==> design/flow/design.v <==
`timescale 1ns/100ps
module ALU (OPERAND1, OPERAND2, ALU_OP, ALU_RESULT, COMPARATOR);
    input [7:0] OPERAND1, OPERAND2;              
    input [2:0] ALU_OP;                          
    output reg [7:0] ALU_RESULT;                 
    output wire COMPARATOR;                      
    wire [7:0] TEMP_FWD, TEMP_ADD, TEMP_AND, TEMP_OR;  
    assign TEMP_FWD = OPERAND2;  
    assign TEMP_ADD = OPERAND1 + OPERAND2;  
    assign TEMP_AND = OPERAND1 & OPERAND2;  
    assign TEMP_OR =  OPERAND1 | OPERAND2;  
    always @ (*) 
    begin
        case (ALU_OP)
            3'b000: begin ALU_RESULT = TEMP_FWD; end
            3'b001: begin ALU_RESULT = TEMP_ADD; end
            3'b010: begin ALU_RESULT = TEMP_OR; end
            3'b011: begin ALU_RESULT = TEMP_AND; end
            default ALU_RESULT = 8'b0;
        endcase
    end
    assign COMPARATOR = ~(ALU_RESULT[0] | ALU_RESULT[1] | ALU_RESULT[2] | ALU_RESULT[3] | ALU_RESULT[4] | ALU_RESULT[5] |ALU_RESULT[6] | ALU_RESULT[7]);
endmodule
`timescale 1ns/100ps
module REG_file(REGWRITE, REGOUT1, REGOUT2, WRITEREG, READREG1, READREG2, WRITEENABLE, CLK, RESET);
input CLK, RESET, WRITEENABLE;                               
input [7:0] REGWRITE;                                        
input [2:0] WRITEREG, READREG1, READREG2;                    
output wire [7:0] REGOUT1, REGOUT2;                          
integer i;                                                   
reg [7:0] register_array [0:7];
always @ (posedge CLK) begin
    if(RESET) begin
        for(i=0; i<8; i=i+1) begin
            register_array[i] <= 8'd0;
        end
    end
    else if(WRITEENABLE) begin
        register_array[WRITEREG] <= REGWRITE;
    end
end   
assign REGOUT1 =  register_array[READREG1];
assign REGOUT2 =  register_array[READREG2];
endmodule
`timescale 1ns/100ps
module Control_unit(
    INSTRCT_ARRAY, newPC, PC, 
    IM_INPUT, PC_offset, 
    READREG1, READREG2, WRITEREG, ALU_OP, SHIFT_AMOUNT, 
    WRITEENABLE,  ImMUX_SELECT, InvtMUX_SELECT, jump_SELECT, BEQ_SELECT, BNE_SELECT, SELECT_32x1, 
    READENABLE_CACHE, WRITEENABLE_CACHE, CACHE_BUSYWAIT, RegFileInMUX_SEL, INSTRUCT_CACHE_BUSYWAIT, 
    CLK, RESET
);
input CLK, RESET, CACHE_BUSYWAIT, INSTRUCT_CACHE_BUSYWAIT;         
input [31:0] INSTRCT_ARRAY, newPC;                                 
output reg [31:0] PC;            
output reg [2:0]  ALU_OP;        
output reg [2:0] SELECT_32x1;    
output reg ImMUX_SELECT, InvtMUX_SELECT, jump_SELECT, BEQ_SELECT, BNE_SELECT, RegFileInMUX_SEL; 
output wire READENABLE_CACHE, WRITEENABLE_CACHE;   
output wire [2:0] READREG1, READREG2, WRITEREG, SHIFT_AMOUNT;
output wire  [7:0] IM_INPUT, PC_offset;   
output wire WRITEENABLE;                 
reg REG_WRITE, MEM_READ, MEM_WRITE;      
always @ (posedge CLK) begin
  if(RESET) begin
    PC <= 32'd0;
  end
  else if(!(CACHE_BUSYWAIT | INSTRUCT_CACHE_BUSYWAIT)) begin
    PC <= newPC;
  end
end
assign WRITEREG = INSTRCT_ARRAY[18:16];      
assign READREG1 = INSTRCT_ARRAY[10:8];       
assign READREG2 = INSTRCT_ARRAY[2:0];        
assign IM_INPUT = INSTRCT_ARRAY[7:0];        
assign PC_offset = INSTRCT_ARRAY[23:16];     
assign SHIFT_AMOUNT = INSTRCT_ARRAY[2:0];    
assign READENABLE_CACHE = MEM_READ & !INSTRUCT_CACHE_BUSYWAIT;
assign WRITEENABLE_CACHE = MEM_WRITE & !INSTRUCT_CACHE_BUSYWAIT;
assign WRITEENABLE = REG_WRITE & !(CACHE_BUSYWAIT | INSTRUCT_CACHE_BUSYWAIT);
always @ (*) begin
  ALU_OP = 3'b111;
  BNE_SELECT = 1'b0;
  BEQ_SELECT = 1'b0;
  jump_SELECT = 1'b0;
  InvtMUX_SELECT = 1'b0;
  ImMUX_SELECT = 1'b0;
  SELECT_32x1 = 3'b000;
  MEM_READ = 1'b0;
  MEM_WRITE = 1'b0;
  RegFileInMUX_SEL = 1'b0;
  REG_WRITE = 1'b0;
  case(INSTRCT_ARRAY[28:24])
    5'b00000: begin ALU_OP = 3'b000; REG_WRITE = 1'b1; end                                   
    5'b00001: begin ALU_OP = 3'b000; ImMUX_SELECT = 1'b1; REG_WRITE = 1'b1; end              
    5'b00010: begin ALU_OP = 3'b001; REG_WRITE = 1'b1; end                                   
    5'b00011: begin ALU_OP = 3'b001; InvtMUX_SELECT = 1'b1; REG_WRITE = 1'b1; end            
    5'b00100: begin ALU_OP = 3'b010; REG_WRITE = 1'b1; end                                   
    5'b00101: begin ALU_OP = 3'b011; REG_WRITE = 1'b1; end                                   
    5'b00110: begin jump_SELECT = 1'b1; end                                                  
    5'b00111: begin ALU_OP = 3'b001; BEQ_SELECT = 1'b1; InvtMUX_SELECT = 1'b1; end           
    5'b01000: begin ALU_OP = 3'b001; BNE_SELECT = 1'b1; InvtMUX_SELECT = 1'b1; end           
    5'b01001: begin SELECT_32x1 = 3'b001; REG_WRITE = 1'b1; end                              
    5'b01010: begin SELECT_32x1 = 3'b010; REG_WRITE = 1'b1; end                              
    5'b01011: begin SELECT_32x1 = 3'b011; REG_WRITE = 1'b1; end                              
    5'b01100: begin SELECT_32x1 = 3'b100; REG_WRITE = 1'b1; end                              
    5'b01101: begin ALU_OP = 3'b000; ImMUX_SELECT = 1'b1; MEM_READ = 1'b1; RegFileInMUX_SEL = 1'b1; REG_WRITE = 1'b1; end   
    5'b01110: begin ALU_OP = 3'b000; MEM_READ = 1'b1; RegFileInMUX_SEL = 1'b1; REG_WRITE = 1'b1; end                        
    5'b01111: begin ALU_OP = 3'b000; ImMUX_SELECT = 1'b1; MEM_WRITE = 1'b1; RegFileInMUX_SEL = 1'b1; end                    
    5'b10000: begin ALU_OP = 3'b000; MEM_WRITE = 1'b1; RegFileInMUX_SEL = 1'b1; end                                         
    default ;                                                                                
  endcase
end
endmodule
`timescale 1ns/100ps
module Inverter(INPUT, COMPLIMENT);
  input [7:0] INPUT;               
  output reg [7:0] COMPLIMENT;     
  always @ (*) begin
    COMPLIMENT = ~INPUT + 8'b00000001;
  end
endmodule
module Inverter_MUX(INPUT, INVRTD_INPUT, OUTPUT, InvtMUX_SELECT);
  input [7:0] INPUT, INVRTD_INPUT;         
  input InvtMUX_SELECT;                    
  output reg [7:0] OUTPUT;                 
  always @ (*) begin 
    if(InvtMUX_SELECT) begin OUTPUT = INVRTD_INPUT; end
    else begin OUTPUT = INPUT; end
  end
endmodule
module Immediate_MUX(IM_INPUT, INPUT, OUTPUT, ImMUX_SELECT);
  input [7:0] IM_INPUT, INPUT;           
  input ImMUX_SELECT;                    
  output reg [7:0] OUTPUT;               
  always @ (*) begin
    if(ImMUX_SELECT) begin OUTPUT = IM_INPUT; end
    else begin OUTPUT = INPUT; end
  end
endmodule
module PC_incrementer(PC, updatedPC);
  input [31:0] PC;
  output reg [31:0] updatedPC;    
  always @ (*) begin
    updatedPC = PC + 32'd4;
  end
endmodule
module PC_updater(updatedPC, PC_offset, offsettedPC);
  input [31:0] updatedPC;            
  input [7:0] PC_offset;             
  output reg [31:0] offsettedPC;     
  always @ (*) begin
    offsettedPC = updatedPC + {{24{PC_offset[7]}}, PC_offset, 2'b00};
  end
endmodule
module PC_MUX(updatedPC, offsettedPC, PC_SELECT, newPC);
  input [31:0] updatedPC, offsettedPC;         
  input PC_SELECT;                             
  output reg [31:0] newPC;                     
  always @ (*) begin
    if(PC_SELECT) begin
      newPC = offsettedPC;
    end
    else begin newPC = updatedPC; end
  end
endmodule
module SELECT_32x8_MUX(ALU_RESULT, LSL_SHIFTER_OUT, LSR_SHIFTER_OUT, ASR_SHIFTER_OUT, ROR_SHIFTER_OUT, SELECT_32x1, SELECT_32x1_MUXOUT);
  input [7:0] ALU_RESULT, LSL_SHIFTER_OUT, LSR_SHIFTER_OUT, ASR_SHIFTER_OUT, ROR_SHIFTER_OUT;    
  input [2:0] SELECT_32x1;                   
  output reg [7:0] SELECT_32x1_MUXOUT;       
  always @ (*) begin
    if(SELECT_32x1 == 3'b000) begin SELECT_32x1_MUXOUT = ALU_RESULT; end
    else if(SELECT_32x1 == 3'b001) begin SELECT_32x1_MUXOUT = LSL_SHIFTER_OUT; end
    else if(SELECT_32x1 == 3'b010) begin SELECT_32x1_MUXOUT = LSR_SHIFTER_OUT; end
    else if(SELECT_32x1 == 3'b011) begin SELECT_32x1_MUXOUT = ASR_SHIFTER_OUT; end
    else if(SELECT_32x1 == 3'b100) begin SELECT_32x1_MUXOUT = ROR_SHIFTER_OUT; end
    else begin SELECT_32x1_MUXOUT = ALU_RESULT; end
  end
endmodule
module REGIN_MUX(SELECT_32x1_MUXOUT, DataMem_READDATA, RegFileInMUX_SEL, REGWRITE_FINAL);
  input [7:0] SELECT_32x1_MUXOUT, DataMem_READDATA;    
  input RegFileInMUX_SEL;                              
  output reg [7:0] REGWRITE_FINAL;                     
  always @ (*) begin
    if(RegFileInMUX_SEL) begin
      REGWRITE_FINAL = DataMem_READDATA;
    end
    else begin
      REGWRITE_FINAL = SELECT_32x1_MUXOUT;
    end
  end
endmodule
`timescale 1ns/100ps
module MUX_2x1 (INPUT1, INPUT2, OUTPUT, SELECT );
    input INPUT1, INPUT2, SELECT;
    output wire OUTPUT;
    assign OUTPUT = (SELECT) ? INPUT1 : INPUT2;
endmodule
module barrelShifter_LSL( INPUT, SHIFTED_OUTPUT, SHIFT_AMOUNT);        
  input  [7:0] INPUT;                    
  output  [7:0] SHIFTED_OUTPUT;          
  input [2:0] SHIFT_AMOUNT;              
  wire [7:0] INTERIM_1,INTERIM_2;        
  MUX_2x1 MUX_C0R0 (1'b0,  INPUT[0], INTERIM_1[0], SHIFT_AMOUNT[0]); 
  MUX_2x1 MUX_C0R1 (INPUT[0], INPUT[1], INTERIM_1[1], SHIFT_AMOUNT[0]); 
  MUX_2x1 MUX_C0R2 (INPUT[1], INPUT[2], INTERIM_1[2], SHIFT_AMOUNT[0]); 
  MUX_2x1 MUX_C0R3 (INPUT[2], INPUT[3], INTERIM_1[3], SHIFT_AMOUNT[0]); 
  MUX_2x1 MUX_C0R4 (INPUT[3], INPUT[4], INTERIM_1[4], SHIFT_AMOUNT[0]); 
  MUX_2x1 MUX_C0R5 (INPUT[4], INPUT[5], INTERIM_1[5], SHIFT_AMOUNT[0]); 
  MUX_2x1 MUX_C0R6 (INPUT[5], INPUT[6], INTERIM_1[6], SHIFT_AMOUNT[0]); 
  MUX_2x1 MUX_C0R7 (INPUT[6], INPUT[7], INTERIM_1[7], SHIFT_AMOUNT[0]); 
  MUX_2x1 MUX_C1R0 (1'b0  , INTERIM_1[0], INTERIM_2[0], SHIFT_AMOUNT[1]); 
  MUX_2x1 MUX_C1R1 (1'b0  , INTERIM_1[1], INTERIM_2[1], SHIFT_AMOUNT[1]); 
  MUX_2x1 MUX_C1R2 (INTERIM_1[0], INTERIM_1[2], INTERIM_2[2], SHIFT_AMOUNT[1]); 
  MUX_2x1 MUX_C1R3 (INTERIM_1[1], INTERIM_1[3], INTERIM_2[3], SHIFT_AMOUNT[1]); 
  MUX_2x1 MUX_C1R4 (INTERIM_1[2], INTERIM_1[4], INTERIM_2[4], SHIFT_AMOUNT[1]); 
  MUX_2x1 MUX_C1R5 (INTERIM_1[3], INTERIM_1[5], INTERIM_2[5], SHIFT_AMOUNT[1]); 
  MUX_2x1 MUX_C1R6 (INTERIM_1[4], INTERIM_1[6], INTERIM_2[6], SHIFT_AMOUNT[1]); 
  MUX_2x1 MUX_C1R7 (INTERIM_1[5], INTERIM_1[7], INTERIM_2[7], SHIFT_AMOUNT[1]); 
  MUX_2x1 MUX_C2R0 (1'b0  , INTERIM_2[0], SHIFTED_OUTPUT[0], SHIFT_AMOUNT[2]); 
  MUX_2x1 MUX_C2R1 (1'b0  , INTERIM_2[1], SHIFTED_OUTPUT[1], SHIFT_AMOUNT[2]); 
  MUX_2x1 MUX_C2R2 (1'b0  , INTERIM_2[2], SHIFTED_OUTPUT[2], SHIFT_AMOUNT[2]); 
  MUX_2x1 MUX_C2R3 (1'b0  , INTERIM_2[3], SHIFTED_OUTPUT[3], SHIFT_AMOUNT[2]); 
  MUX_2x1 MUX_C2R4 (INTERIM_2[0], INTERIM_2[4], SHIFTED_OUTPUT[4], SHIFT_AMOUNT[2]); 
  MUX_2x1 MUX_C2R5 (INTERIM_2[1], INTERIM_2[5], SHIFTED_OUTPUT[5], SHIFT_AMOUNT[2]); 
  MUX_2x1 MUX_C2R6 (INTERIM_2[2], INTERIM_2[6], SHIFTED_OUTPUT[6], SHIFT_AMOUNT[2]); 
  MUX_2x1 MUX_C2R7 (INTERIM_2[3], INTERIM_2[7], SHIFTED_OUTPUT[7], SHIFT_AMOUNT[2]); 
endmodule
module barrelShifter_LSR( INPUT, SHIFTED_OUTPUT, SHIFT_AMOUNT);        
  input  [7:0] INPUT;                    
  output  [7:0] SHIFTED_OUTPUT;          
  input [2:0] SHIFT_AMOUNT;              
  wire [7:0] INTERIM_1,INTERIM_2;        
  MUX_2x1 MUX_C0R0 (1'b0,  INPUT[7], INTERIM_1[0], SHIFT_AMOUNT[0]); 
  MUX_2x1 MUX_C0R1 (INPUT[7], INPUT[6], INTERIM_1[1], SHIFT_AMOUNT[0]); 
  MUX_2x1 MUX_C0R2 (INPUT[6], INPUT[5], INTERIM_1[2], SHIFT_AMOUNT[0]); 
  MUX_2x1 MUX_C0R3 (INPUT[5], INPUT[4], INTERIM_1[3], SHIFT_AMOUNT[0]); 
  MUX_2x1 MUX_C0R4 (INPUT[4], INPUT[3], INTERIM_1[4], SHIFT_AMOUNT[0]); 
  MUX_2x1 MUX_C0R5 (INPUT[3], INPUT[2], INTERIM_1[5], SHIFT_AMOUNT[0]); 
  MUX_2x1 MUX_C0R6 (INPUT[2], INPUT[1], INTERIM_1[6], SHIFT_AMOUNT[0]); 
  MUX_2x1 MUX_C0R7 (INPUT[1], INPUT[0], INTERIM_1[7], SHIFT_AMOUNT[0]); 
  MUX_2x1 MUX_C1R0 (1'b0  , INTERIM_1[0], INTERIM_2[0], SHIFT_AMOUNT[1]); 
  MUX_2x1 MUX_C1R1 (1'b0  , INTERIM_1[1], INTERIM_2[1], SHIFT_AMOUNT[1]); 
  MUX_2x1 MUX_C1R2 (INTERIM_1[0], INTERIM_1[2], INTERIM_2[2], SHIFT_AMOUNT[1]); 
  MUX_2x1 MUX_C1R3 (INTERIM_1[1], INTERIM_1[3], INTERIM_2[3], SHIFT_AMOUNT[1]); 
  MUX_2x1 MUX_C1R4 (INTERIM_1[2], INTERIM_1[4], INTERIM_2[4], SHIFT_AMOUNT[1]); 
  MUX_2x1 MUX_C1R5 (INTERIM_1[3], INTERIM_1[5], INTERIM_2[5], SHIFT_AMOUNT[1]); 
  MUX_2x1 MUX_C1R6 (INTERIM_1[4], INTERIM_1[6], INTERIM_2[6], SHIFT_AMOUNT[1]); 
  MUX_2x1 MUX_C1R7 (INTERIM_1[5], INTERIM_1[7], INTERIM_2[7], SHIFT_AMOUNT[1]); 
  MUX_2x1 MUX_C2R0 (1'b0  , INTERIM_2[0], SHIFTED_OUTPUT[7], SHIFT_AMOUNT[2]); 
  MUX_2x1 MUX_C2R1 (1'b0  , INTERIM_2[1], SHIFTED_OUTPUT[6], SHIFT_AMOUNT[2]); 
  MUX_2x1 MUX_C2R2 (1'b0  , INTERIM_2[2], SHIFTED_OUTPUT[5], SHIFT_AMOUNT[2]); 
  MUX_2x1 MUX_C2R3 (1'b0  , INTERIM_2[3], SHIFTED_OUTPUT[4], SHIFT_AMOUNT[2]); 
  MUX_2x1 MUX_C2R4 (INTERIM_2[0], INTERIM_2[4], SHIFTED_OUTPUT[3], SHIFT_AMOUNT[2]); 
  MUX_2x1 MUX_C2R5 (INTERIM_2[1], INTERIM_2[5], SHIFTED_OUTPUT[2], SHIFT_AMOUNT[2]); 
  MUX_2x1 MUX_C2R6 (INTERIM_2[2], INTERIM_2[6], SHIFTED_OUTPUT[1], SHIFT_AMOUNT[2]); 
  MUX_2x1 MUX_C2R7 (INTERIM_2[3], INTERIM_2[7], SHIFTED_OUTPUT[0], SHIFT_AMOUNT[2]); 
endmodule
module barrelShifter_ASR( INPUT, SHIFTED_OUTPUT, SHIFT_AMOUNT);        
  input  [7:0] INPUT;                    
  output  [7:0] SHIFTED_OUTPUT;          
  input [2:0] SHIFT_AMOUNT;              
  wire [7:0] INTERIM_1,INTERIM_2;        
  MUX_2x1 MUX_C0R0 (INPUT[7],  INPUT[7], INTERIM_1[0], SHIFT_AMOUNT[0]); 
  MUX_2x1 MUX_C0R1 (INPUT[7], INPUT[6], INTERIM_1[1], SHIFT_AMOUNT[0]); 
  MUX_2x1 MUX_C0R2 (INPUT[6], INPUT[5], INTERIM_1[2], SHIFT_AMOUNT[0]); 
  MUX_2x1 MUX_C0R3 (INPUT[5], INPUT[4], INTERIM_1[3], SHIFT_AMOUNT[0]); 
  MUX_2x1 MUX_C0R4 (INPUT[4], INPUT[3], INTERIM_1[4], SHIFT_AMOUNT[0]); 
  MUX_2x1 MUX_C0R5 (INPUT[3], INPUT[2], INTERIM_1[5], SHIFT_AMOUNT[0]); 
  MUX_2x1 MUX_C0R6 (INPUT[2], INPUT[1], INTERIM_1[6], SHIFT_AMOUNT[0]); 
  MUX_2x1 MUX_C0R7 (INPUT[1], INPUT[0], INTERIM_1[7], SHIFT_AMOUNT[0]); 
  MUX_2x1 MUX_C1R0 (INPUT[7], INTERIM_1[0], INTERIM_2[0], SHIFT_AMOUNT[1]); 
  MUX_2x1 MUX_C1R1 (INPUT[7], INTERIM_1[1], INTERIM_2[1], SHIFT_AMOUNT[1]); 
  MUX_2x1 MUX_C1R2 (INTERIM_1[0], INTERIM_1[2], INTERIM_2[2], SHIFT_AMOUNT[1]); 
  MUX_2x1 MUX_C1R3 (INTERIM_1[1], INTERIM_1[3], INTERIM_2[3], SHIFT_AMOUNT[1]); 
  MUX_2x1 MUX_C1R4 (INTERIM_1[2], INTERIM_1[4], INTERIM_2[4], SHIFT_AMOUNT[1]); 
  MUX_2x1 MUX_C1R5 (INTERIM_1[3], INTERIM_1[5], INTERIM_2[5], SHIFT_AMOUNT[1]); 
  MUX_2x1 MUX_C1R6 (INTERIM_1[4], INTERIM_1[6], INTERIM_2[6], SHIFT_AMOUNT[1]); 
  MUX_2x1 MUX_C1R7 (INTERIM_1[5], INTERIM_1[7], INTERIM_2[7], SHIFT_AMOUNT[1]); 
  MUX_2x1 MUX_C2R0 (INPUT[7], INTERIM_2[0], SHIFTED_OUTPUT[7], SHIFT_AMOUNT[2]); 
  MUX_2x1 MUX_C2R1 (INPUT[7], INTERIM_2[1], SHIFTED_OUTPUT[6], SHIFT_AMOUNT[2]); 
  MUX_2x1 MUX_C2R2 (INPUT[7], INTERIM_2[2], SHIFTED_OUTPUT[5], SHIFT_AMOUNT[2]); 
  MUX_2x1 MUX_C2R3 (INPUT[7], INTERIM_2[3], SHIFTED_OUTPUT[4], SHIFT_AMOUNT[2]); 
  MUX_2x1 MUX_C2R4 (INTERIM_2[0], INTERIM_2[4], SHIFTED_OUTPUT[3], SHIFT_AMOUNT[2]); 
  MUX_2x1 MUX_C2R5 (INTERIM_2[1], INTERIM_2[5], SHIFTED_OUTPUT[2], SHIFT_AMOUNT[2]); 
  MUX_2x1 MUX_C2R6 (INTERIM_2[2], INTERIM_2[6], SHIFTED_OUTPUT[1], SHIFT_AMOUNT[2]); 
  MUX_2x1 MUX_C2R7 (INTERIM_2[3], INTERIM_2[7], SHIFTED_OUTPUT[0], SHIFT_AMOUNT[2]); 
endmodule
`timescale 1ns/100ps
module Rotate_Right(INPUT, SHIFTED_OUTPUT, SHIFT_AMOUNT);
    input [7:0] INPUT;                   
    input [2:0] SHIFT_AMOUNT;            
    output reg [7:0] SHIFTED_OUTPUT;     
    always @ (*) begin
      case(SHIFT_AMOUNT)
        3'b000: begin SHIFTED_OUTPUT = INPUT; end
        3'b001: begin SHIFTED_OUTPUT = {INPUT[0], INPUT[7:1]}; end
        3'b010: begin SHIFTED_OUTPUT = {INPUT[1:0], INPUT[7:2]}; end
        3'b011: begin SHIFTED_OUTPUT = {INPUT[2:0], INPUT[7:3]}; end
        3'b100: begin SHIFTED_OUTPUT = {INPUT[3:0], INPUT[7:4]}; end
        3'b101: begin SHIFTED_OUTPUT = {INPUT[4:0], INPUT[7:5]}; end
        3'b110: begin SHIFTED_OUTPUT = {INPUT[5:0], INPUT[7:6]}; end
        3'b111: begin SHIFTED_OUTPUT = {INPUT[6:0], INPUT[7]}; end
      endcase
    end
endmodule
`timescale 1ns/100ps
module CPU(PC, INSTRCT_ARRAY, CLK, RESET, READENABLE_CACHE, WRITEENABLE_CACHE, ALU_RESULT, REGOUT1, CACHE_READDATA, CACHE_BUSYWAIT, INSTRUCT_CACHE_BUSYWAIT,
           RET_VALID, RF_WE, RF_WADDR, RF_WDATA);
    input [31:0] INSTRCT_ARRAY;                                          
    input CLK, RESET, CACHE_BUSYWAIT, INSTRUCT_CACHE_BUSYWAIT;           
    input [7:0] CACHE_READDATA;                                          
    output [31:0] PC;                    
    output wire READENABLE_CACHE, WRITEENABLE_CACHE;   
    output wire [7:0] ALU_RESULT, REGOUT1;             
    output wire RET_VALID, RF_WE;
    output wire [2:0] RF_WADDR;
    output wire [7:0] RF_WDATA;
    wire [7:0]   REGOUT2, OPERAND1, OPERAND2,   REGWRITE_FINAL;    
    wire [7:0] SHIFT_LSL, SHIFT_LSR, SHIFT_ASR, SHIFT_ROR, LSL_SHIFTER_OUT, LSR_SHIFTER_OUT, ASR_SHIFTER_OUT, ROR_SHIFTER_OUT;
    wire [7:0] COMPLIMENT, Inverter_MUX_OUT, IM_INPUT, PC_offset;
    wire [7:0] SELECT_32x1_MUXOUT;       
    wire [2:0] READREG1, READREG2, WRITEREG, ALU_OP, SHIFT_AMOUNT;
    wire [2:0] SELECT_32x1;                
    wire WRITEENABLE, bneAND_OUT, InvtMUX_SELECT, ImMUX_SELECT, PC_SELECT, COMPARATOR, beqAND_OUT, jump_SELECT, BEQ_SELECT, BNE_SELECT;
    wire RegFileInMUX_SEL;          
    wire [31:0] updatedPC, offsettedPC, newPC;     
    assign SHIFT_LSL = REGOUT1;   
    assign SHIFT_LSR = REGOUT1;   
    assign SHIFT_ASR = REGOUT1;   
    assign  SHIFT_ROR = REGOUT1;     
    PC_incrementer myPC_Incrementer(PC, updatedPC);
    PC_updater myPC_updater(updatedPC, PC_offset, offsettedPC);
    PC_MUX myPC_MUX(updatedPC, offsettedPC, PC_SELECT, newPC);
    Control_unit myControl_unit(
        INSTRCT_ARRAY, newPC, PC, 
        IM_INPUT, PC_offset, 
        READREG1, READREG2, WRITEREG, ALU_OP, SHIFT_AMOUNT, 
        WRITEENABLE,  ImMUX_SELECT, InvtMUX_SELECT, jump_SELECT, BEQ_SELECT, BNE_SELECT, SELECT_32x1, 
        READENABLE_CACHE, WRITEENABLE_CACHE, CACHE_BUSYWAIT, RegFileInMUX_SEL, INSTRUCT_CACHE_BUSYWAIT, 
        CLK, RESET );
    REG_file myREG_file(REGWRITE_FINAL, REGOUT1, REGOUT2, WRITEREG, READREG1, READREG2, WRITEENABLE, CLK, RESET);
    Inverter myInverter(REGOUT2, COMPLIMENT);
    Inverter_MUX myInverter_MUX(REGOUT2, COMPLIMENT, Inverter_MUX_OUT, InvtMUX_SELECT);
    Immediate_MUX myImmediate_MUX(IM_INPUT, Inverter_MUX_OUT, OPERAND2, ImMUX_SELECT); 
    barrelShifter_LSL myBarrelShifter_LSL(SHIFT_LSL, LSL_SHIFTER_OUT, SHIFT_AMOUNT);
    barrelShifter_LSR myBarrelShifter_LSR(SHIFT_LSR, LSR_SHIFTER_OUT, SHIFT_AMOUNT);
    barrelShifter_ASR myBarrelShifter_ASR(SHIFT_ASR, ASR_SHIFTER_OUT, SHIFT_AMOUNT);
    Rotate_Right myRotate_Right(SHIFT_ROR, ROR_SHIFTER_OUT, SHIFT_AMOUNT);
    ALU myALU(REGOUT1, OPERAND2, ALU_OP, ALU_RESULT, COMPARATOR);
    SELECT_32x8_MUX mySELECT_32x8_MUX(ALU_RESULT, LSL_SHIFTER_OUT, LSR_SHIFTER_OUT, ASR_SHIFTER_OUT, ROR_SHIFTER_OUT, SELECT_32x1, SELECT_32x1_MUXOUT);
    REGIN_MUX myREGIN_MUX(SELECT_32x1_MUXOUT, CACHE_READDATA, RegFileInMUX_SEL, REGWRITE_FINAL);
    and myAND_BEQ(beqAND_OUT, COMPARATOR, BEQ_SELECT);
    and myAND_BNE(bneAND_OUT, ~COMPARATOR, BNE_SELECT); 
    or myOR(PC_SELECT, beqAND_OUT, bneAND_OUT, jump_SELECT);
    assign RET_VALID = !(CACHE_BUSYWAIT | INSTRUCT_CACHE_BUSYWAIT);
    assign RF_WE = WRITEENABLE;
    assign RF_WADDR = WRITEREG;
    assign RF_WDATA = REGWRITE_FINAL;
endmodule
`timescale 1ns/100ps
module Cache_Controller(ADDRESS, CACHE_WRITEDATA, MEM_READDATA, MEM_BUSYWAIT, READENABLE_CACHE, WRITEENABLE_CACHE,
                        MEM_ADDRESS, MEM_WRITEDATA, READENABLE_MEM, WRITEENABLE_MEM, CACHE_BUSYWAIT, CACHE_READDATA,
                        CLK, RESET);
    input CLK, RESET;
    input READENABLE_CACHE, WRITEENABLE_CACHE, MEM_BUSYWAIT;
    input [7:0] CACHE_WRITEDATA, ADDRESS;
    input [31:0] MEM_READDATA;
    output wire CACHE_BUSYWAIT ; 
    output reg READENABLE_MEM, WRITEENABLE_MEM;
    output reg [7:0] CACHE_READDATA;
    output reg [31:0] MEM_WRITEDATA;
    output reg [5:0] MEM_ADDRESS;
    wire Cache_HIT;                      
    reg [31:0] Cache_table [7:0];        
    reg [2:0] Tag_array [7:0];           
    reg [7:0] ValidBit_array;            
    reg [7:0] DirtyBit_array;            
    wire [2:0] TAG;
    wire VALID, DIRTY;
    assign TAG = Tag_array[ADDRESS[4:2]];             
    assign VALID = ValidBit_array[ADDRESS[4:2]];      
    assign DIRTY = DirtyBit_array[ADDRESS[4:2]];      
    assign Cache_HIT = (TAG == ADDRESS[7:5] && VALID) ? 1'b1 : 1'b0;
    assign CACHE_BUSYWAIT = (READENABLE_CACHE || WRITEENABLE_CACHE) && !Cache_HIT;
    always @ (*) begin
        case(ADDRESS[1:0])
            2'b00: begin CACHE_READDATA = Cache_table[ADDRESS[4:2]][7:0]; end
            2'b01: begin CACHE_READDATA = Cache_table[ADDRESS[4:2]][15:8]; end
            2'b10: begin CACHE_READDATA = Cache_table[ADDRESS[4:2]][23:16]; end
            default: begin CACHE_READDATA = Cache_table[ADDRESS[4:2]][31:24]; end
        endcase
    end  
    parameter IDLE = 2'b00, MEM_READ = 2'b01, MEM_WRITEBACK = 2'b10;
    reg [1:0] state, next_state;
    always @ (*)
    begin
        case (state)
            IDLE:
                if((READENABLE_CACHE || WRITEENABLE_CACHE) && !DIRTY && !Cache_HIT)  
                    next_state = MEM_READ;
                else if((READENABLE_CACHE || WRITEENABLE_CACHE) && DIRTY && !Cache_HIT)
                    next_state = MEM_WRITEBACK;
                else
                    next_state = IDLE;
            MEM_READ:
                if (!MEM_BUSYWAIT)
                    next_state = IDLE;
                else  
                    next_state = MEM_READ;
            MEM_WRITEBACK:
                if(!MEM_BUSYWAIT)
                    next_state = MEM_READ;
                else
                    next_state = MEM_WRITEBACK;
            default:
                next_state = IDLE;
        endcase
    end
    always @ (*)
    begin
        case(state)
            MEM_READ: 
            begin
                READENABLE_MEM = 1'b1;                       
                WRITEENABLE_MEM = 1'b0;                      
                MEM_ADDRESS = ADDRESS[7:2];                  
                MEM_WRITEDATA = 32'd0;
            end
            MEM_WRITEBACK:
            begin
                READENABLE_MEM = 1'b0;                       
                WRITEENABLE_MEM = 1'b1;                      
                MEM_ADDRESS = {TAG, ADDRESS[4:2]};           
                MEM_WRITEDATA = Cache_table[ADDRESS[4:2]];   
            end
            default:
            begin
                READENABLE_MEM = 1'b0;                       
                WRITEENABLE_MEM = 1'b0;                      
                MEM_ADDRESS = 6'd0;
                MEM_WRITEDATA = 32'd0;
            end
        endcase
    end
    always @(posedge CLK)
    begin
        if(RESET) begin
            state <= IDLE;
            ValidBit_array <= 8'd0;
            DirtyBit_array <= 8'd0;
        end
        else begin
            state <= next_state;
            if(state == IDLE && Cache_HIT && WRITEENABLE_CACHE)
                DirtyBit_array[ADDRESS[4:2]] <= 1'b1;
            if(state == MEM_READ && !MEM_BUSYWAIT) begin
                DirtyBit_array[ADDRESS[4:2]] <= 1'b0;
                ValidBit_array[ADDRESS[4:2]] <= 1'b1;
            end
        end
    end
    always @(posedge CLK)
    begin
        if(!RESET) begin
            if(state == IDLE && Cache_HIT && WRITEENABLE_CACHE) begin
                case(ADDRESS[1:0])
                    2'b11: begin Cache_table[ADDRESS[4:2]][31:24] <= CACHE_WRITEDATA; end
                    2'b10: begin Cache_table[ADDRESS[4:2]][23:16] <= CACHE_WRITEDATA; end
                    2'b01: begin Cache_table[ADDRESS[4:2]][15:8] <= CACHE_WRITEDATA; end
                    default: begin Cache_table[ADDRESS[4:2]][7:0] <= CACHE_WRITEDATA; end
                endcase
            end
            if(state == MEM_READ && !MEM_BUSYWAIT) begin
                Cache_table[ADDRESS[4:2]] <= MEM_READDATA;
                Tag_array[ADDRESS[4:2]] <= ADDRESS[7:5];
            end
        end
    end
endmodule
`timescale 1ns/100ps
module Instruct_Cache_Controller(INSTRUCT_ADDRESS, INSTRUCT_MEM_BUSYWAIT, INSTRUCT_MEM_READDATA, INSTRUCT_CACHE_BUSYWAIT, INSTRUCT_MEM_READENABLE, INSTRUCTION, INSTRUCT_MEM_ADDRESS, CLK, RESET);
    input CLK, RESET;
    input INSTRUCT_MEM_BUSYWAIT; 
    input [9:0] INSTRUCT_ADDRESS;
    input [127:0] INSTRUCT_MEM_READDATA;
    output wire INSTRUCT_CACHE_BUSYWAIT;
    output reg INSTRUCT_MEM_READENABLE;
    output reg [31:0] INSTRUCTION;
    output reg [5:0] INSTRUCT_MEM_ADDRESS;
    wire Cache_HIT;                     
    reg [127:0] Cache_table [7:0];        
    reg [2:0] Tag_array [7:0];           
    reg [7:0] ValidBit_array;            
    wire [2:0] TAG;
    wire VALID;
    assign TAG = Tag_array[INSTRUCT_ADDRESS[6:4]];             
    assign VALID = ValidBit_array[INSTRUCT_ADDRESS[6:4]];      
    assign Cache_HIT = (TAG == INSTRUCT_ADDRESS[9:7] && VALID) ? 1'b1 : 1'b0;
    assign INSTRUCT_CACHE_BUSYWAIT = !Cache_HIT;
    always @ (*) begin
        case(INSTRUCT_ADDRESS[3:2])
            2'b00: begin INSTRUCTION = Cache_table[INSTRUCT_ADDRESS[6:4]][31:0]; end
            2'b01: begin INSTRUCTION = Cache_table[INSTRUCT_ADDRESS[6:4]][63:32]; end
            2'b10: begin INSTRUCTION = Cache_table[INSTRUCT_ADDRESS[6:4]][95:64]; end
            default: begin INSTRUCTION = Cache_table[INSTRUCT_ADDRESS[6:4]][127:96]; end
        endcase
    end  
    always @ (posedge CLK) begin
        if(RESET) begin
            ValidBit_array <= 8'd0;
            INSTRUCT_MEM_READENABLE <= 1'b0;
            INSTRUCT_MEM_ADDRESS <= 6'd0;
        end
        else if(INSTRUCT_MEM_READENABLE) begin
            if(!INSTRUCT_MEM_BUSYWAIT) begin
                ValidBit_array[INSTRUCT_ADDRESS[6:4]] <= 1'b1;                   
                INSTRUCT_MEM_READENABLE <= 1'b0;                                 
            end
        end
        else if(!Cache_HIT) begin
            INSTRUCT_MEM_READENABLE <= 1'b1;
            INSTRUCT_MEM_ADDRESS <= INSTRUCT_ADDRESS[9:4];
        end
    end
    always @ (posedge CLK) begin
        if(!RESET && INSTRUCT_MEM_READENABLE && !INSTRUCT_MEM_BUSYWAIT) begin
            Cache_table[INSTRUCT_ADDRESS[6:4]] <= INSTRUCT_MEM_READDATA;    
            Tag_array[INSTRUCT_ADDRESS[6:4]] <= INSTRUCT_ADDRESS[9:7];      
        end
    end
endmodule
`timescale 1ns/100ps
module cpu_system(
    input          clk,
    input          reset,
    output         imem_read,
    output [5:0]   imem_addr,
    input  [127:0] imem_rdata,
    input          imem_busywait,
    output         dmem_read,
    output         dmem_write,
    output [5:0]   dmem_addr,
    output [31:0]  dmem_wdata,
    input  [31:0]  dmem_rdata,
    input          dmem_busywait,
    output         ret_valid,
    output [31:0]  ret_pc,
    output         ret_rf_we,
    output [2:0]   ret_rf_waddr,
    output [7:0]   ret_rf_wdata
);
    wire [31:0] PC, INSTRUCTION;
    wire [7:0] ALU_RESULT, REGOUT1, CACHE_READDATA;
    wire READENABLE_CACHE, WRITEENABLE_CACHE, CACHE_BUSYWAIT, INSTRUCT_CACHE_BUSYWAIT;
    CPU myCPU(PC, INSTRUCTION, clk, reset, READENABLE_CACHE, WRITEENABLE_CACHE, ALU_RESULT, REGOUT1, CACHE_READDATA, CACHE_BUSYWAIT, INSTRUCT_CACHE_BUSYWAIT,
              ret_valid, ret_rf_we, ret_rf_waddr, ret_rf_wdata);
    Instruct_Cache_Controller myInstruct_Cache_Controller(PC[9:0], imem_busywait, imem_rdata, INSTRUCT_CACHE_BUSYWAIT, imem_read, INSTRUCTION, imem_addr, clk, reset);
    Cache_Controller myCache_Controller(ALU_RESULT, REGOUT1, dmem_rdata, dmem_busywait, READENABLE_CACHE, WRITEENABLE_CACHE,
                                        dmem_addr, dmem_wdata, dmem_read, dmem_write, CACHE_BUSYWAIT, CACHE_READDATA,
                                        clk, reset);
    assign ret_pc = PC;
endmodule
==> design/flow/run.sh <==
#!/bin/bash
# the make line also repeats each setting of config.mk as NAME=value (left out here)
make -C /OpenROAD-flow-scripts/flow DESIGN_CONFIG=/design/flow/config.mk WORK_HOME=/design/flow/orfs CLKGATE_MAP_FILE= finish
==> design/flow/config.mk <==
export PLATFORM = sky130hd
export DESIGN_NAME = cpu_system
export DESIGN_NICKNAME = cpu_system
export VERILOG_FILES = /design/flow/design.v
export SDC_FILE = /design/flow/constraint.sdc
export NUM_CORES = 4
export LEC_CHECK = 0
export CAP_MARGIN = 20
export CELL_PAD_IN_SITES_GLOBAL_PLACEMENT = 1
export CORE_MARGIN = 2
export CORE_UTILIZATION = 59
export CTS_CLUSTER_SIZE = 34
export GPL_ROUTABILITY_DRIVEN = 0
export MIN_ROUTING_LAYER = met1
export PLACE_DENSITY = 0.61
export SETUP_SLACK_MARGIN = 1.57
export SLEW_MARGIN = 20
==> design/flow/constraint.sdc <==
create_clock -name core_clock -period 6.53 [get_ports {clk}]
set_input_delay 1.3060 -clock core_clock [delete_from_list [all_inputs] [get_ports {clk}]]
set_output_delay 1.3060 -clock core_clock [all_outputs]
set_load 0.01 [all_outputs]
==> results.txt, run 1 <==
Implementation progress

The flow ran to the end, but the layout failed its checks. The violated checks flagged are negative setup slack. The detailed router's first-iteration violation count stands at 4336.

Setup repair after global routing could not meet its margin everywhere. Hold analysis lists the worst path endpoint as myCache_Controller.ValidBit_array[7]$_SDFFE_PP0P_. The power report lists the combinational group at 0.00371 W.

The pin slew with the least headroom to its limit stands at 961.2 ps. The design draws 0.01903 W. TritonCTS created 115 clock buffers.

In the CTS report, the clock slew at the register clock pins of the worst setup and hold paths is listed as 60 ps. The static power due to leakage stands at 24.65 nW. At the worst endpoint, the required time is 5220 ps. By startpoint and endpoint, the worst setup path is classified as reg2out. The adder and majority cell fraction of the synthesized area stands at 1.588%. The switching part of the total stands at 26.11%. For this design, the slowest cell found on the critical path is sky130_fd_sc_hd__a222oi_1. The tally of buffers added on design ports stands at 221.

Once placement completed, the tool counted placed cells totaling 5321. The global routing usage summed across all routing layers stands at 33.63%. STA classifies the critical path endpoint as a primary output. On the critical path the largest part of the delay comes from AND-OR/OR-AND gates.

The power density relative to cell area stands at 272.9 nW/um^2. The wire length of the first global-routing pass stands at 233500 um. The part of the cycle the worst path needs stands at 136.0%. The area added between synthesis and finish stands at 29.99%. The power report puts the net switching power at 0.004969 W. The dominant power group in this design is registers.

The relative slew slack stands at 35.79%. By area, the combinational part of the netlist is dominated by multiplexers. The logic depth of the worst setup path including buffers stands at 30. The post-synthesis async set-or-reset flop share stands at 0%.

The startpoint identified for the worst hold timing path is myCache_Controller.ValidBit_array[7]$_SDFFE_PP0P_. Across all layers, the routed design uses 36840 vias. The pre-CTS setup slack stands at -2008 ps. The final count of negative-setup-slack endpoints stands at 477.

The number of buffers and inverters on the critical path is 10. The worst-case setup margin in the final layout stands at -2349 ps. Per report_power, the Sequential row totals 0.00854 W.

The worst vdd rail ir drop stands at 0.2543 mV. The number of synthesized register bits stands at 1203. In this run, the combinational gates consume 19.5% of the power. The number of detailed-route iterations in the first pass stands at 6. The worst-case reg-to-reg setup slack stands at -1950 ps.

The aggregate routed wire length stands at 158900 um. For this run, design rule violations remaining after detail routing come to 0. In this design, the critical path's most frequently occurring cell is sky130_fd_sc_hd__buf_6.

For this run, the leading register cell type out of synthesis is sky130_fd_sc_hd__edfxtp_1. After detailed routing, the number of vias per cell comes to 6.397. The most frequently used library cell after synthesis is sky130_fd_sc_hd__edfxtp_1. Per the CTS log, the maximum H-tree level is 3. In this run the remaining antenna-violating nets after routing total 0. By count the netlist is led by 1136 x sky130_fd_sc_hd__edfxtp_1, 449 x sky130_fd_sc_hd__nand2_1, 193 x sky130_fd_sc_hd__mux2i_1. Ranked by total cell area, the synthesized netlist is headed by sky130_fd_sc_hd__edfxtp_1 64%, sky130_fd_sc_hd__mux4_2 7.9%, sky130_fd_sc_hd__mux2i_1 3.6%, sky130_fd_sc_hd__nand2_1 3.1%, sky130_fd_sc_hd__dfxtp_1 2.5%. The synthesized area per cell stands at 14.96 sq um. TritonCTS reports the number of clock sinks as 1203.

The simple-gate share of the synthesized area stands at 8.798%. The capture point of the critical path was reported as ret_rf_wdata[4]. The count of fill cells added during filler insertion stands at 5070. The path class of the tightest hold or removal check is reg2reg.

Of the total power, registers draw 44.9%. At the end of the flow, the number of nets in the layout was 4711. The maximum number of pins on one net before global-route repair stands at 100. After synthesis, the chip area reported by Yosys is 53650 sq um. TritonCTS built the clock tree. The die is 305.5 um wide. The worst-path maximum fanout stands at 8. The worst stage delay on the critical path stands at 690 ps. The root buffer cell chosen for the clock tree is sky130_fd_sc_hd__clkbuf_16.

The signal arrival time at the worst endpoint stands at 7570 ps. Clock latency on the worst-skew pair, taken at its later pin, is 720 ps. In this run the tools logged warnings totalling 85. The overall chip area stands at 93350 sq um. The final timing report derives a shortest allowable period of 8879 ps. The count of cells along the worst register-to-register path stands at 45. In the Yosys report the total cell count is 3587. For this run the aggregate overflow at the end of global routing stands at 0. After detailed routing, the average wire length per cell comes to 27.59 um.

The worst hold path depth stands at 2. The worst setup path is launched from a flip-flop. The top-level I/O count stands at 256. In the floorplan report the effective utilization is 59.60%. The endpoint identified for the worst register-to-register timing path is myCPU.myControl_unit.PC[18]$_SDFFE_PP0N_. The synthesized netlist handed to floorplanning was reported with a cell count of 3587. Note, the detailed placer reported a final HPWL of 98010 um. In the final report, the number of pins over their slew limit comes to 0.

Per the OpenROAD floorplan log, the height of the die is 305.5 um. The area of the placeable core stands at 90010 sq um. In this run, power in the clock network comes to 0.00678 W. The mapped netlist covers 53650 sq um. The via count of the first global-routing pass was 37370.

The warning tally printed by Yosys for this design is 14. The part of the power in the clock network stands at 35.6%. The number of maximum-capacitance violations stands at 0. For reference, XOR and XNOR gates occupy 1.157% of the area reported after synthesis.

The gate-level netlist out of Yosys references 117 unique cell types. Row generation in the floorplan step produced 110 rows. The final clock skew stands at 29.74 ps. The non-filler instance count after layout stands at 5759.

The share of the synthesized area in the top cell type stands at 63.59%. The maximum clock rate stands at 112.6 MHz. The synthesized design contains 1136 enable-type register cells. The clock passes through at most 3 buffers.

The proportion of synthesized area in mux cells stands at 12.36%. Cell internal power was estimated by the tool at 0.01406 W. For this design, the CTS-stage hold fixing added 0 buffers. The cell type that accounts for the most area after synthesis is sky130_fd_sc_hd__edfxtp_1. The initial antenna violation count is 10.

The complex-gate fraction of the synthesized area stands at 7.506%. The sequential fraction of the synthesis area stands at 66.09%. The number of endpoints with negative hold slack in the final report stands at 0.
per-stage QoR:
stage,area (sq um),setup TNS (ps),hold slack [ps],util (%)
after floorplan,55130,-115780,428.5,-
after global placement,61880,-446500,444.6,68.75
after detailed placement,61880,-523400,458.9,68.75
after CTS,68700,-384370,474.6,76.33
after global routing,69730,-652670,486.6,77.47
final,69730,-535040,468.6,77.47
per-layer routing:
metal	track usage [%]	share of wire [%]	up-vias
met1	44.27	37	18440
met2	56.01	50	2067
met5	0	0.033	-
li1	-	-	15900
met4	15.02	4.5	8
met3	5.068	9.3	422
repair_timing:
item | in CTS | in global routing
gates cloned | 11 | 0
setup endpoints to repair | 587 | 535
pin swaps | 117 | 89
gates resized | 509 | 152
setup buffers | 158 | 50
area by class of cell:
| cell class | instances | area (sq um) | share of cell area (%) |
|---|---|---|---|
| multi-input combinational | 2119 | 19110 | 27.40 |
| timing repair buffer | 975 | 9558 | 13.71 |
| inverter | 67 | 290.3 | 0.4163 |
| sequential | 1203 | 35470 | 50.86 |
| clock buffer | 128 | 2927 | 4.197 |
| tap | 1176 | 1471 | 2.110 |
| clock inverter | 85 | 899.6 | 1.290 |
| antenna | 6 | 15.01 | 0.02153 |
==> run 2: changes to the inputs <==
CELL_PAD_IN_SITES_GLOBAL_PLACEMENT = not set   (was 1)
CORE_UTILIZATION = 66   (was 59)
CTS_CLUSTER_SIZE = 49   (was 34)
GPL_ROUTABILITY_DRIVEN = not set   (was 0)
MIN_ROUTING_LAYER = not set   (was met1)
PLACE_DENSITY = not set   (was 0.61)
SETUP_SLACK_MARGIN = 0.65   (was 1.57)
clock period = 5.4 ns   (was 6.53 ns; I/O delays follow)
==> run 2 against run 1 <==
Compared with the run above:
- still fails the layout checks on negative setup slack
- die area decreased by 10%
- register-to-register slack got worse by 480 ps
- first-iteration DRC count increased by 72%
- utilization increased by 9.9 points
- global-route usage increased by 10 points
- highest routed layer unchanged
- largest power group unchanged
- sequential share of layout area decreased by 0.48 points
- combinational power increased by 28%
- clock skew increased by 50 ps
- area after synthesis unchanged
- wire length increased by 25%
- critical path type unchanged
- critical path depth unchanged
==> results.txt, run 2 <==
Implementation progress

Result of the run: complete, but fails checks (unchanged). Layout checks that failed: negative setup slack (unchanged). The switching part of the total came to 27.36% (was 26.11%). The detailed router's first-iteration violation count stands at 7455 (was 4336). The clock distribution power stands at 0.00860 W (was 0.00678 W). The chip area in the Yosys report is 53650 sq um (unchanged). The worst hold path depth stands at 2 (unchanged). The proportion of synthesized area in mux cells came to 12.36% (unchanged). The number of endpoints with negative hold slack in the final report was 0 (unchanged). The part of the cycle the worst path needs came to 160.1% (was 136.0%).

The synthesized area per cell stands at 14.96 sq um (unchanged). The clock root buffer was sky130_fd_sc_hd__clkbuf_16 (unchanged). The die span in x stands at 289.1 um (was 305.5 um). The maximum number of pins on one net before global-route repair stands at 71 (was 100). The buffer and inverter count on the worst path stands at 11 (was 10). The die outline height came to 289.1 um (was 305.5 um). The most used standard cell by instance count after synthesis is sky130_fd_sc_hd__edfxtp_1 (unchanged).

The number of maximum-capacitance violations stands at 0 (unchanged). The category of the most critical setup path was reg2out (unchanged). The TritonCTS sink count stands at 1203 (unchanged). The static power due to leakage stands at 24.99 nW (was 24.65 nW). The clock latency at the later pin of the worst-skew pair stands at 740 ps (was 720 ps). The register-to-register setup slack stands at -2430 ps (was -1950 ps). The worst setup path endpoint is ret_rf_wdata[4] (unchanged). Ranking of synthesized cells by instance count: 1136 x sky130_fd_sc_hd__edfxtp_1, 449 x sky130_fd_sc_hd__nand2_1, 193 x sky130_fd_sc_hd__mux2i_1 (unchanged). The relative slew slack was 23.09% (was 35.79%). The signal arrival time at the worst endpoint stands at 7560 ps (was 7570 ps). The top power consumer group is registers (unchanged). The tally of buffers added on design ports stands at 221 (unchanged). The count of fill cells added during filler insertion is 3125 (was 5070). The area added between synthesis and finish stands at 31.24% (was 29.99%). The number of synthesized register bits is 1203 (unchanged). The final count of negative-setup-slack endpoints is 535 (was 477).

The worst-path maximum fanout was 7 (was 8). The synthesized cell area was 53650 sq um (unchanged). The overall chip area was 83580 sq um (was 93350 sq um). The detailed-route DRC error count stands at 0 (unchanged). The biggest area consumer among synthesized cells is sky130_fd_sc_hd__edfxtp_1 (unchanged). The final clock skew stands at 79.68 ps (was 29.74 ps). The number of standard cells reported by yosys stands at 3587 (unchanged). The category of the worst setup path capture point is a primary output (unchanged). The top-level I/O count stands at 256 (unchanged).

The aggregate routed wire length stands at 198200 um (was 158900 um). The sequential fraction of the synthesis area is 66.09% (unchanged). The dominant combinational cell family by area after synthesis was multiplexers (unchanged). The post-synthesis async set-or-reset flop share came to 0% (unchanged).

The worst vdd rail ir drop stands at 0.4824 mV (was 0.2543 mV). The part of the power in the clock network stands at 36.3% (was 35.6%). The via count of the first global-routing pass stands at 39710 (was 37370). The utilization of the core after routing is 87.41% (was 77.47%). The site row count stands at 104 (was 110).

The count of different cell masters after synthesis stands at 117 (unchanged). The simple-gate share of the synthesized area came to 8.798% (unchanged). The endpoint with the worst hold slack is myCache_Controller.ValidBit_array[4]$_SDFFE_PP0P_ (was myCache_Controller.ValidBit_array[7]$_SDFFE_PP0P_).

Top cells by area in the synthesized netlist: sky130_fd_sc_hd__edfxtp_1 64%, sky130_fd_sc_hd__mux4_2 7.9%, sky130_fd_sc_hd__mux2i_1 3.6%, sky130_fd_sc_hd__nand2_1 3.1%, sky130_fd_sc_hd__dfxtp_1 2.5% (unchanged). The pin slew with the least headroom to its limit is 1154 ps (was 961.2 ps). The internal cell power stands at 0.01720 W (was 0.01406 W). The TritonCTS clock tree is built (unchanged). The per-cell routed wire length was 34.79 um (was 27.59 um). The H-tree depth stands at 3 (unchanged). The maximum clock rate stands at 115.7 MHz.

The area of the placeable core stands at 80550 sq um (was 90010 sq um). The wire length of the first global-routing pass was 265500 um (was 233500 um). The complex-gate fraction of the synthesized area was 7.506% (unchanged). The quantity of hold-fixing buffers added after cts stands at 0 (unchanged). The count of cells along the worst register-to-register path stands at 33 (was 45). The required time of the worst setup path came to 4320 ps (was 5220 ps). The number of max-slew violations in the final report stands at 0 (unchanged). The power dissipated by switching net loads is 0.006479 W (was 0.004969 W).

The total congestion overflow after global routing is 0 (unchanged). The OpenROAD warning count came to 88 (was 85). The logic depth of the worst setup path including buffers stands at 30 (unchanged). The TritonCTS buffer count stands at 115 (unchanged). The power density relative to cell area stands at 336.3 nW/um^2 (was 272.9 nW/um^2). The met2 global-route usage is 71.58% (was 56.01%). The worst stage delay on the critical path stands at 560 ps (was 690 ps). The number of detailed-route iterations in the first pass was 6 (unchanged). The met1 routing resource usage after global routing stands at 55.26% (was 44.27%).

The endpoint of the worst register-to-register path is myCPU.myREG_file.register_array[4][7]$_SDFFCE_PN0P_ (was myCPU.myControl_unit.PC[18]$_SDFFE_PP0N_). The routability congestion estimate from global placement stands at 0.9919. The starting density of the core stands at 66.60% (was 59.60%). The predominant post-synthesis flop cell is sky130_fd_sc_hd__edfxtp_1 (unchanged). The combinational logic power stands at 0.00475 W (was 0.00371 W). The global routing usage summed across all routing layers stands at 44.02% (was 33.63%). The final layout net count stands at 4755 (was 4711). The adder and majority cell fraction of the synthesized area was 1.588% (unchanged). The path category of the worst min-delay check is reg2reg (unchanged). The power in sequential cells stands at 0.0103 W (was 0.00854 W). The worst-case setup margin in the final layout came to -3243 ps (was -2349 ps). The portion of total power attributed to sequential cells came to 43.6% (was 44.9%). The post-route antenna net violation count stands at 0 (unchanged). The number of enable-type register cells in the synthesized netlist was 1136 (unchanged).

The type of origin of the critical path is a flip-flop (unchanged). The minimum period implied by the final worst setup slack stands at 8643 ps.

The number of vias in the routed layout stands at 40950 (was 36840). The number of warnings reported in the yosys synthesis log is 14 (unchanged). The ratio of routed vias to standard cells stands at 7.189 (was 6.397). The synthesized instance count came to 3587 (unchanged). The share of the synthesized area in the top cell type stands at 63.59% (unchanged). Setup repair after global routing missed its margin: yes (unchanged). The busiest layer in global routing was met2 (unchanged). The fraction of met3 tracks used by global routing is 10.53% (was 5.068%). The maximum count of clock buffers along a single path was 3 (unchanged).

The share of the synthesized netlist area taken by xor and xnor gates is 1.157% (unchanged). The initial antenna violation count stands at 24 (was 10). The proportion of power drawn by combinational gates stands at 20.1% (was 19.5%). The clock input transition at the sequential cells of the worst setup and hold paths stands at 70 ps (was 60 ps). The placed wire-length estimate is 103600 um (was 98010 um). The library cell contributing the largest single delay on the critical path is sky130_fd_sc_hd__mux4_2 (was sky130_fd_sc_hd__a222oi_1). The dominant delay contributor by cell family on the critical path is multiplexers (was AND-OR/OR-AND gates). The origin of the worst min-delay path is myCache_Controller.ValidBit_array[4]$_SDFFE_PP0P_ (was myCache_Controller.ValidBit_array[7]$_SDFFE_PP0P_). The power after layout is 0.02368 W (was 0.01903 W).
-- run 2: layout make-up --
cell class              instances  area (sq um)  share of cell area [%]
inverters                      67         285.3                  0.4052
repair buffers               1019         10070                   14.30
diodes                         13         32.53                 0.04621
clock buffers                 157          3178                   4.514
well taps                    1060          1326                   1.884
repair inverters                1         8.758                 0.01244
flip-flops and latches       1203         35470                   50.38
clock inverters                58         689.4                  0.9792
multi-input cells            2118         19350                   27.48
-- run 2: what timing repair did --
item | in CTS | in global routing
buffers inserted | 108 | 67
resized | 456 | 272
cloned | 13 | 2
pin swaps | 104 | 119
endpoints found under the hold margin | 0 | 0
setup endpoints to repair | 671 | 695
-- run 2: metrics by stage --
stage | setup TNS, ps | instance area (sq um) | instances | hold WS, ps | worst slack [ps]
after floorplan | -1174530 | 55060 | 3588 | 428.5 | -1903
after global placement | -948360 | 62370 | 5278 | 442.1 | -2759
after detailed placement | -1015970 | 62370 | 5278 | 458.0 | -2807
after CTS | -903360 | 68580 | 5614 | 479.6 | -2912
after global routing | -1198410 | 70400 | 5694 | 518.6 | -3347
final | -1137460 | 70400 | 5696 | 496.9 | -3243
-- run 2: layer usage --
| layer | vias up | routed length, um |
|---|---|---|
| li1 | 16000 | - |
| met1 | 19650 | 60350 |
| met2 | 4203 | 93560 |
| met3 | 1076 | 27820 |
| met4 | 22 | 16270 |
| met5 | - | 154 |
==> run 3: changes to the inputs <==
ABC_AREA = 1   (was not set)
CAP_MARGIN = 10   (was 20)
CELL_PAD_IN_SITES_DETAIL_PLACEMENT = 2   (was not set)
CORE_UTILIZATION = 68   (was 66)
CTS_CLUSTER_SIZE = not set   (was 49)
GPL_TIMING_DRIVEN = 1   (was not set)
MIN_ROUTING_LAYER = met2   (was not set)
PLACE_DENSITY_LB_ADDON = 0.16   (was not set)
SETUP_SLACK_MARGIN = not set   (was 0.65)
SLEW_MARGIN = 10   (was 20)
TNS_END_PERCENT = 25   (was not set)
clock period = 5.6 ns   (was 5.4 ns; I/O delays follow)
==> run 3 against run 2 <==
Compared with the run above:
- the flow now stops in 3_5_place_dp
- area after synthesis rose by 4.5%
- die area grew 1.4%
- synthesized cell count increased by 52%
==> results.txt, run 3 <==
Physical implementation status

The post-synthesis async set-or-reset flop share came to 0% (unchanged). The synthesized instance count stands at 5468 (was 3587). The starting density of the core stands at 68.49% (was 66.60%). The chip area in the Yosys report came to 56060 sq um (was 53650 sq um). The number of warnings reported in the yosys synthesis log came to 14 (unchanged). Top cells by area in the synthesized netlist: sky130_fd_sc_hd__edfxtp_1 61%, sky130_fd_sc_hd__nand2_1 10%, sky130_fd_sc_hd__nor2_1 3.6%, sky130_fd_sc_hd__o21ai_0 3.3%, sky130_fd_sc_hd__nand3_1 2.9% (was sky130_fd_sc_hd__edfxtp_1 64%, sky130_fd_sc_hd__mux4_2 7.9%, sky130_fd_sc_hd__mux2i_1 3.6%, sky130_fd_sc_hd__nand2_1 3.1%, sky130_fd_sc_hd__dfxtp_1 2.5%). The biggest area consumer among synthesized cells is sky130_fd_sc_hd__edfxtp_1 (unchanged). The number of synthesized register bits stands at 1203 (unchanged). The routability congestion estimate from global placement stands at 1.032 (was 0.9919).

The simple-gate share of the synthesized area stands at 19.67% (was 8.798%). The dominant combinational cell family by area after synthesis is simple AND/OR/NAND/NOR gates (was multiplexers). The number of standard cells reported by yosys was 5468 (was 3587). The first error in the log reads "[ERROR DPL-0033] detailed placement checks failed during check placement". The count of different cell masters after synthesis stands at 68 (was 117). The stage where the run came to a stop is 3_5_place_dp. The synthesized cell area came to 56060 sq um (was 53650 sq um).

The die span in x stands at 291.1 um (was 289.1 um). The overall chip area stands at 84750 sq um (was 83580 sq um). The adder and majority cell fraction of the synthesized area was 1.500% (was 1.588%). The number of enable-type register cells in the synthesized netlist stands at 1136 (unchanged). The synthesized area per cell was 10.25 sq um (was 14.96 sq um).

The most used standard cell by instance count after synthesis was sky130_fd_sc_hd__nand2_1 (was sky130_fd_sc_hd__edfxtp_1). The predominant post-synthesis flop cell is sky130_fd_sc_hd__edfxtp_1 (unchanged). The share of the synthesized area in the top cell type stands at 60.85% (was 63.59%). The share of the synthesized netlist area taken by xor and xnor gates is 0.8593% (was 1.157%). The top-level I/O count was 256 (unchanged).

The sequential fraction of the synthesis area stands at 63.24% (was 66.09%). The area of the placeable core stands at 81850 sq um (was 80550 sq um). The proportion of synthesized area in mux cells stands at 0% (was 12.36%). Ranking of synthesized cells by instance count: 1516 x sky130_fd_sc_hd__nand2_1, 1136 x sky130_fd_sc_hd__edfxtp_1, 543 x sky130_fd_sc_hd__nor2_1 (was 1136 x sky130_fd_sc_hd__edfxtp_1, 449 x sky130_fd_sc_hd__nand2_1, 193 x sky130_fd_sc_hd__mux2i_1). The die outline height stands at 291.1 um (was 289.1 um).

The site row count stands at 105 (was 104). Result of the run: did not finish (was complete, but fails checks). The tally of buffers added on design ports was 221 (unchanged). The complex-gate fraction of the synthesized area stands at 9.479% (was 7.506%).
-- run 3: metrics by stage --
step	worst slack (ps)	instance area (sq um)	cells	hold WS (ps)	total power, W
after floorplan	-2015	56100	5469	422.2	0.05118
after global placement	-1629	63060	7042	433.7	0.08109
==> run 4: changes to the inputs <==
ABC_AREA = not set   (was 1)
CAP_MARGIN = 20   (was 10)
CELL_PAD_IN_SITES_DETAIL_PLACEMENT = not set   (was 2)
CELL_PAD_IN_SITES_GLOBAL_PLACEMENT = 1   (was not set)
CORE_UTILIZATION = 70   (was 68)
CTS_CLUSTER_SIZE = 34   (was not set)
GPL_ROUTABILITY_DRIVEN = 0   (was not set)
GPL_TIMING_DRIVEN = not set   (was 1)
MIN_ROUTING_LAYER = met1   (was met2)
PLACE_DENSITY_LB_ADDON = 0.01   (was 0.16)
SETUP_SLACK_MARGIN = -0.55   (was not set)
SLEW_MARGIN = 20   (was 10)
TNS_END_PERCENT = not set   (was 25)
clock period = 8.09 ns   (was 5.6 ns; I/O delays follow)
==> run 4 against run 3 <==
Compared with the run above:
- die area fell by 6.9%
- area after synthesis fell by 4.3%
- synthesized cell count fell by 34%
- now fails the layout checks on negative setup slack
==> results.txt, run 4 <==
Implementation progress

The initial antenna violation count stands at 19. The power density relative to cell area stands at 229.1 nW/um^2. In the global route stage, overall resource usage came out at 44.88%. The predominant post-synthesis flop cell was sky130_fd_sc_hd__edfxtp_1 (unchanged).

Looking at the clock tree report, the root buffer type is sky130_fd_sc_hd__clkbuf_16. The chip area in the Yosys report was 53650 sq um (was 56060 sq um). The adder and majority cell fraction of the synthesized area stands at 1.588% (was 1.500%). Looking at the critical path, the single cell with the biggest stage delay is sky130_fd_sc_hd__a222oi_1. The transition time recorded at the tightest slew-check pin is 1153 ps. Between the synthesized netlist and the finished layout, the area growth was recorded as 21.93%. The report puts the cell count of the worst reg-to-reg path at 29. The worst setup path is launched from a flip-flop.

The minimum period implied by the final worst setup slack stands at 9665 ps. The required time of the worst setup path stands at 6470 ps. The dominant combinational cell family by area after synthesis was multiplexers (was simple AND/OR/NAND/NOR gates). The simple-gate share of the synthesized area came to 8.798% (was 19.67%). The most used standard cell by instance count after synthesis was sky130_fd_sc_hd__edfxtp_1 (was sky130_fd_sc_hd__nand2_1).

The worst setup path is of the reg2out kind. The synthesized cell area stands at 53650 sq um (was 56060 sq um). STA classifies the critical path endpoint as a primary output. Setup slack on the critical path of the routed design comes to -1575 ps. The layout checks failed on negative setup slack. The number of endpoints with negative hold slack in the final report stands at 0.

The worst stage delay on the critical path stands at 650 ps. The first global-routing pass estimated 254700 um of wire. The power after layout stands at 0.01499 W.

The starting density of the core came to 70.63% (was 68.49%). The number of warnings reported in the yosys synthesis log came to 14 (unchanged). The script logs the ratio of routed vias to standard cells as 7.299. The run reported a max-capacitance violation count of 0. The buffer and inverter count on the worst path stands at 10. The worst hold path depth stands at 2. The area of the placeable core stands at 75950 sq um (was 81850 sq um). The tool warning count for the run is 85. In this design, the largest share of critical-path delay is due to multiplexers. The detailed-route DRC error count stands at 0. STA shows the worst min-delay path finishing at myInstruct_Cache_Controller.ValidBit_array[6]$_SDFFE_PP0P_.

Per report_power, the combinational group accounts for 17.0% of the total. The count of different cell masters after synthesis came to 117 (was 68). Per report_power, the top consumer among the power groups is registers. The share of the synthesized area in the top cell type was 63.59% (was 60.85%). The proportion of synthesized area in mux cells stands at 12.36% (was 0%).

Clock tree synthesis found a total of 1203 sinks. According to the timing report, the critical path is captured at ret_rf_wdata[1]. The final count of negative-setup-slack endpoints stands at 392.

The die span in x came to 280.8 um (was 291.1 um). The final clock skew stands at 55.09 ps. The OpenROAD report gives the critical path a data arrival time of 8050 ps. The maximum number of pins on one net before global-route repair stands at 100. Per the power-grid run, VDD falls by no more than 0.3270 mV. The biggest area consumer among synthesized cells is sky130_fd_sc_hd__edfxtp_1 (unchanged).

The worst register-to-register path ends at myCache_Controller.Cache_table[5][10]$_DFFE_PP_. The TritonCTS buffer count stands at 114. The die outline height was 280.8 um (was 291.1 um).

Per the skew report, the later register of the worst-skew pair sees a clock latency of 710 ps. The H-tree depth stands at 3. The number of enable-type register cells in the synthesized netlist stands at 1136 (unchanged).

The number of max-slew violations in the final report stands at 0. The top-level I/O count came to 256 (unchanged). The power dissipated by switching net loads stands at 0.004011 W. The number of standard cells reported by yosys is 3587 (was 5468). The quantity of hold-fixing buffers added after cts stands at 0.

Once iteration 0 of detailed routing completed, the report listed 6957 DRC markers. The post-route antenna net violation count stands at 0. TritonCTS built the clock tree. The overall chip area stands at 78870 sq um (was 84750 sq um). The maximum clock rate stands at 103.5 MHz. In the post-route report, total wirelength is listed as 181600 um.

The net count of the finished layout is 4466. Clock-pin slew was measured on the worst setup and hold paths at 70 ps. The tally of buffers added on design ports stands at 221 (unchanged).

The internal cell power stands at 0.01098 W. Result of the run: complete, but fails checks (was did not finish). Once detailed placement completed, the half-perimeter wirelength came to 96310 um. The power report attributes to the sequential group a share of 46.0%. The register-to-register setup slack stands at -620 ps.

In this run, power in combinational logic comes to 0.00255 W. Ranking of synthesized cells by instance count: 1136 x sky130_fd_sc_hd__edfxtp_1, 449 x sky130_fd_sc_hd__nand2_1, 193 x sky130_fd_sc_hd__mux2i_1 (was 1516 x sky130_fd_sc_hd__nand2_1, 1136 x sky130_fd_sc_hd__edfxtp_1, 543 x sky130_fd_sc_hd__nor2_1). The sequential fraction of the synthesis area stands at 66.09% (was 63.24%).

The post-synthesis async set-or-reset flop share came to 0% (unchanged). After global routing the overflow that remains totals 0. The tightest min-delay check is of the reg2reg type. The static power due to leakage stands at 22.85 nW. The relative slew slack stands at 22.79%.

The maximum count of clock buffers along a single path stands at 3. The startpoint identified for the worst hold timing path is myInstruct_Cache_Controller.ValidBit_array[6]$_SDFFE_PP0P_. The clock network burns 36.9% of the power. The per-cell routed wire length stands at 33.76 um. The complex-gate fraction of the synthesized area came to 7.506% (was 9.479%). The number of detailed-route iterations in the first pass stands at 9. The via count of the first global-routing pass was 38110. The placed instances occupy a cell area of 59490 sq um. In this run, power in flip-flops and latches comes to 0.00690 W. Of the available clock period, the critical path in the final layout requires 119.5%. The share of the synthesized netlist area taken by xor and xnor gates is 1.157% (was 0.8593%).

Top cells by area in the synthesized netlist: sky130_fd_sc_hd__edfxtp_1 64%, sky130_fd_sc_hd__mux4_2 7.9%, sky130_fd_sc_hd__mux2i_1 3.6%, sky130_fd_sc_hd__nand2_1 3.1%, sky130_fd_sc_hd__dfxtp_1 2.5% (was sky130_fd_sc_hd__edfxtp_1 61%, sky130_fd_sc_hd__nand2_1 10%, sky130_fd_sc_hd__nor2_1 3.6%, sky130_fd_sc_hd__o21ai_0 3.3%, sky130_fd_sc_hd__nand3_1 2.9%). The site row count stands at 101 (was 105). The critical path crosses 30 cells after its start point.

Setup repair after global routing could not meet its margin everywhere. The detailed router placed 39270 vias in this run. The number of synthesized register bits stands at 1203 (unchanged).

The critical path maximum fanout is 7. Net switching is 26.76% of the power. The clock distribution power stands at 0.00554 W. The synthesized instance count is 3587 (was 5468). The post-layout instance area stands at 65410 sq um. The synthesized area per cell stands at 14.96 sq um (was 10.25 sq um).
run 4: area by class of cell:
class | count | area (sq um)
flip-flops and latches | 1203 | 35470
multi-input cells | 2119 | 18020
fillers | 3185 | 10540
repair buffers | 731 | 6578
clock buffers | 156 | 3146
well taps | 1030 | 1289
clock inverters | 57 | 596.8
inverters | 67 | 271.5
diodes | 17 | 42.54
run 4: per-stage QoR:
stage                     hold WS [ps]  setup TNS (ps)  instances  utilization (%)  setup slack [ps]
final                            503.6         -132570       5380            86.12             -1575
after global routing             502.8         -208920       5378            86.12             -1847
after CTS                        475.4          -30180       5334            84.92             -1037
after detailed placement         458.6          -24700       5055            78.32             -1089
after global placement           445.1          -15170       5055            78.32            -948.0
after floorplan                  428.5           -1160       3588                -            -241.6
run 4: routing by layer:
metal	GRT usage, %	vias up	wire [um]	part of all wire [%]
met3	10.11	965	25690	14
met1	56.05	18800	55570	31
met4	27.59	4	14420	7.9
li1	-	15410	-	-
met2	72.30	4096	85910	47
met5	0.06254	-	23	0.013
run 4: what timing repair did:
| item | in CTS | in global routing |
|---|---|---|
| pin swaps | 71 | 80 |
| hold endpoints to repair | 0 | 0 |
| resized | 279 | 225 |
| setup buffers | 80 | 66 |
| endpoints found under the setup margin | 45 | 152 |
| cloned | 4 | 0 |
Power and IR drop assume default switching activity.
